Setup of job 101:
==> flow/design.v (excerpt) <==
module PIEZO_reality_and_damedame(RESETN,CLK_1MHZ,A,T,SONG );
Size in the first run: roughly 1300 cells after synthesis, roughly 220 flip-flops, roughly 5 I/O pins.
Settings: LEC_CHECK=0, CAP_MARGIN=20, CORE_MARGIN=2, CORE_UTILIZATION=40, SLEW_MARGIN=20; clock period 10.0 ns.
run.sh (not shown) runs the stock make flow with config.mk's settings and CLKGATE_MAP_FILE=.
Job 101 ended with every stage complete and zero timing, DRC or antenna violations.
Setup changes, job 101 to job 102
Settings: CORE_UTILIZATION changed from 40 to 66; the clock period (ns, I/O delays scaled along) changed from 10.0 to 7.87.
[summary]
- Job 102 — cell count after placement about 10% lower, job 101 as reference
- ~same summed standard-cell area reported by yosys in job 101 and job 102
- Compare job 101 and job 102 | overall routing resource usage lower: job 101
- Job 102 vs job 101 on via count: job 102 is the higher one.
- Taking job 101 as the reference point, the final design area excluding fillers of job 102 falls by about 2.8%.
- Job 102 has less setup slack than job 101.
- Job 102 vs. job 101: clock skew comparable; overall power consumption went up; total detailed-routing wirelength moved up.

Starting RTL as in the previous note.
export LEC_CHECK = 0
export CAP_MARGIN = 20
export CORE_MARGIN = 2
export CORE_UTILIZATION = 18
export SLEW_MARGIN = 20
create_clock -name core_clock -period 5.36 [get_ports {CLK_1MHZ}]
The starting point passed the timing, design-rule and antenna checks.
==> next run, changes <==
--- a/flow/config.mk
+++ b/flow/config.mk
@@ -10 +10,2 @@
-export CORE_UTILIZATION = 18
+export CORE_UTILIZATION = 72
+export PLACE_DENSITY = 0.66
==> flow/constraint.sdc (replaced) <==
create_clock -name core_clock -period 10.0 [get_ports {CLK_1MHZ}]
set_input_delay 2.0000 -clock core_clock [delete_from_list [all_inputs] [get_ports {CLK_1MHZ}]]
set_output_delay 2.0000 -clock core_clock [all_outputs]
set_load 0.01 [all_outputs]
Cell area fell by 6.3%.
Utilization grows by 59 points.
Via count rose by 3.3%.
Hold slack improves by 0.0045 ns.
Routed wire length grows by 4.0%.
Clock power came out lower by 49%.

## run A
PIEZO_reality_and_damedame again, from the RTL that the note above started with.
Design PIEZO_reality_and_damedame, start of the top module:
module PIEZO_reality_and_damedame(RESETN,CLK_1MHZ,A,T,SONG );
make LEC_CHECK=0 CAP_MARGIN=15 CORE_MARGIN=2 CORE_UTILIZATION=72 CTS_CLUSTER_DIAMETER=91 CTS_CLUSTER_SIZE=13 GPL_ROUTABILITY_DRIVEN=0 PLACE_DENSITY_LB_ADDON=0.14 SLEW_MARGIN=20 finish   # period 3.02 ns
Run A ran in full, but the layout does not pass; the checks complain about negative setup slack.
Input-level comparison between run B and run A:
-- flow/config.mk --
<<< run A, line 8
export CAP_MARGIN = 15
>>> run B, line 8
export CAP_MARGIN = 10
<<< run A, line 12
export CTS_CLUSTER_SIZE = 13
export GPL_ROUTABILITY_DRIVEN = 0
export PLACE_DENSITY_LB_ADDON = 0.14
>>> run B, line 12
export CTS_CLUSTER_SIZE = 24
export SETUP_SLACK_MARGIN = -0.28
==> flow/constraint.sdc <==
create_clock -name core_clock -period 2.98 [get_ports {CLK_1MHZ}]
set_input_delay 0.5960 -clock core_clock [delete_from_list [all_inputs] [get_ports {CLK_1MHZ}]]
set_output_delay 0.5960 -clock core_clock [all_outputs]
set_load 0.01 [all_outputs]
[summary]
- As far as number of distinct standard cells referenced by the synthesized netlist goes, run B and run A are indistinguishable; the numbers are identical.
- Complete run, failing final checks: run B, reason negative setup slack.
- Taking run A as the reference, in run B power share of the combinational group decreased 0.3 points; required time reported for the critical path endpoint decreased 0.02 ns; worst setup slack increased 0.73 ns; post-cts sizing count decreased 45.
- Changes observed in run B relative to run A: post-layout instance count excluding filler cells decreased by 28 relative to the old numbers; total of fill cells in the finished design +about 64%.
Input-level comparison between run C and run B:
-- flow/config.mk --
<<< run B, line 12
export CTS_CLUSTER_SIZE = 24
>>> run C, line 12
export CTS_CLUSTER_SIZE = 25
export PLACE_DENSITY = 0.95
## What came out
- Run C vs run B: final wirelength up in run C
- In run C, the non-clock buffer count came out 18 below the value in run B.
- Comparing run C with run B, the power per unit of standard cell area came out essentially unchanged.
- Detail-routed via count per cell (higher): run C
- Against run B, run C comes in 0.26 ns higher on minimum period implied by the final worst setup slack.
- First-iteration DRC count (higher): run C
- In run C the implementation completed, yet the final layout does not meet the checks, the culprit being negative setup slack.
Changes in run D relative to run C:
-- flow/config.mk --
<<< run C, line 8
export CAP_MARGIN = 10
>>> run D, line 8
export CAP_MARGIN = 0
<<< run C, line 11
export CTS_CLUSTER_DIAMETER = 91
export CTS_CLUSTER_SIZE = 25
export PLACE_DENSITY = 0.95
export SETUP_SLACK_MARGIN = -0.28
>>> run D, line 11
export CTS_CLUSTER_DIAMETER = 40
export CTS_CLUSTER_SIZE = 72
export PLACE_DENSITY = 0.4
export SETUP_SLACK_MARGIN = -0.29
- Finished, but not clean: run C, with negative setup slack.
- Every stage of run D finished as expected; the final checks, on the other hand, flagged negative setup slack, which means the layout fails.
- Changes observed in run D relative to run C: clock period minus final worst setup slack went down 0.24 ns; tally of non-filler cells in the final layout shows an increase of 46.
- Re met1 track demand over resource in global routing: run D and run C aren't equal, and the lower value belongs to run C.
- In the tables for run D and run C, instance count after placement with tap cells included reads higher with run D.
- Delta (run D minus run C): via count higher; clock network power share rose 15 points; delay of the slowest cell on the worst path moved down.
- Routed wire length delta (run D − run C): unfavourable
> inputs changed (run D -> run E)
-- flow/config.mk --
<<< run D, line 8
export CAP_MARGIN = 0
>>> run E, line 8
export CAP_MARGIN = 15
<<< run D, line 11
export CTS_CLUSTER_DIAMETER = 40
export CTS_CLUSTER_SIZE = 72
export PLACE_DENSITY = 0.4
export SETUP_SLACK_MARGIN = -0.29
>>> run E, line 11
export CTS_CLUSTER_DIAMETER = 91
export CTS_CLUSTER_SIZE = 13
export PLACE_DENSITY_LB_ADDON = 0.14
export SETUP_SLACK_MARGIN = 0.74
### Flow results
In the summary table, run E is marked failed, with error DPL-0033 raised in 4_1_cts.
From run D to run E, sequential-to-total area share from yosys stat did not move at all.
Summary: with run D as the reference, detailed-placement wirelength estimate in run E moved up slightly.
Going from run D to run E, the placed cell count was found to have gone down by 9.
The following lists how run F was set up differently from run E:
-- flow/config.mk --
<<< run E, line 8
export CAP_MARGIN = 15
>>> run F, line 8
export CAP_MARGIN = 20
<<< run E, line 11
export CTS_CLUSTER_DIAMETER = 91
export CTS_CLUSTER_SIZE = 13
export PLACE_DENSITY_LB_ADDON = 0.14
export SETUP_SLACK_MARGIN = 0.74
>>> run F, line 11
export PLACE_DENSITY = 0.67
==> flow/constraint.sdc <==
create_clock -name core_clock -period 10.0 [get_ports {CLK_1MHZ}]
set_input_delay 2.0000 -clock core_clock [delete_from_list [all_inputs] [get_ports {CLK_1MHZ}]]
set_output_delay 2.0000 -clock core_clock [all_outputs]
set_load 0.01 [all_outputs]
Summary: with run E as the reference, half-perimeter wire length after detailed placement in run F moved down by more than 10%.
Reported for run F and run E, post-synth tally of flip-flops with integrated enable turned out identical to the last digit.
| area after synthesis | run F vs run E | ≈ equal |
From run F to run E, width of the chip did not move at all.
Run F completed; timing, DRC and antenna clean
Reported for run F and run E, number of cells in the yosys synthesis report turned out identical to the last digit.
Run F ended up with a lower area of placed instances than run E did.

build 1:
Starting RTL as in the previous note.
Settings: LEC_CHECK=0, CAP_MARGIN=20, CORE_MARGIN=2, CORE_UTILIZATION=72, CTS_CLUSTER_DIAMETER=95, CTS_CLUSTER_SIZE=21, HOLD_SLACK_MARGIN=0.3, PLACE_DENSITY_LB_ADDON=0.25, SETUP_SLACK_MARGIN=-0.14, SLEW_MARGIN=20; clock period 2.98 ns.
The final report for build 1 shows a completed flow and a layout that fails verification, specifically negative setup slack.
The inputs of build 90 differ from those of build 1 as listed below.
diff --git a/flow/config.mk b/flow/config.mk
--- a/flow/config.mk
+++ b/flow/config.mk
@@ -9,8 +9,3 @@
 export CORE_MARGIN = 2
-export CORE_UTILIZATION = 72
-export CTS_CLUSTER_DIAMETER = 95
-export CTS_CLUSTER_SIZE = 21
-export HOLD_SLACK_MARGIN = 0.3
-export PLACE_DENSITY_LB_ADDON = 0.25
-export SETUP_SLACK_MARGIN = -0.14
+export CORE_UTILIZATION = 40
 export SLEW_MARGIN = 20
==> flow/constraint.sdc <==
create_clock -name core_clock -period 5.21 [get_ports {CLK_1MHZ}]
set_input_delay 1.0420 -clock core_clock [delete_from_list [all_inputs] [get_ports {CLK_1MHZ}]]
set_output_delay 1.0420 -clock core_clock [all_outputs]
set_load 0.01 [all_outputs]
Compared to build 1, build 90 has met1 capacity usage during global routing 21 points lower. Worst hold margin | build 90 below build 1. The run showing the smaller non-clock buffer count is build 90. Count of clock tree sinks of build 90 is on par with build 1. Tally of non-filler cells in the final layout in build 90 is 4.1% higher than in build 1. Build 90: full flow OK, the timing, design-rule and antenna checks passed. Between build 1 and build 90, clock tree cell share of total cell area increased. Post-cts hold-fix buffer tally for build 90: 1 down relative to build 1. Per the comparison of build 90 with build 1, pin count of the biggest net entering global routing moved up; shortest clock period the worst path allows after layout increased by 0.81 ns relative to the old numbers; post-cts repair resize count went down by 9.
Input changes introduced in build 74 (baseline for comparison: build 90):
diff --git a/flow/config.mk b/flow/config.mk
--- a/flow/config.mk
+++ b/flow/config.mk
@@ -9,3 +9,5 @@
 export CORE_MARGIN = 2
-export CORE_UTILIZATION = 40
+export CORE_UTILIZATION = 70
+export CTS_CLUSTER_DIAMETER = 349
+export CTS_CLUSTER_SIZE = 22
 export SLEW_MARGIN = 20
==> flow/constraint.sdc <==
create_clock -name core_clock -period 3.19 [get_ports {CLK_1MHZ}]
set_input_delay 0.6380 -clock core_clock [delete_from_list [all_inputs] [get_ports {CLK_1MHZ}]]
set_output_delay 0.6380 -clock core_clock [all_outputs]
set_load 0.01 [all_outputs]
Results
From the logs: build 74 reached the end of the flow and failed the layout checks with negative setup slack. Taking build 90 as the reference, in build 74 routed length on met2 up 26%; global placement routability congestion +0.098; tally of clock buffers in the finished layout lower; setup slack moved down. In build 74, the insertion delay of the later-clocked pin in the worst-skew pair came out 0.04 ns below the value in build 90. A cell with the largest stage delay on the worst path of nor2_2 is what build 90 shows, while dfstp_2 belongs to build 74. Of the two candidates, build 90 has the better power and build 74 the worse one. NOTE: sequential share of cell area in build 74 falls short of that of build 90. Sort build 74 and build 90 by minimum hold slack asc -> top: build 74. Compared to build 90, build 74 has number of iterations in the first detailed-routing pass 1 higher. Taking build 90 as the reference, in build 74 maximum clock frequency went up by 0.048 GHz, placeable core region went down by 43%.
Power figures rest on the tool's default switching activity, not on a simulated workload.
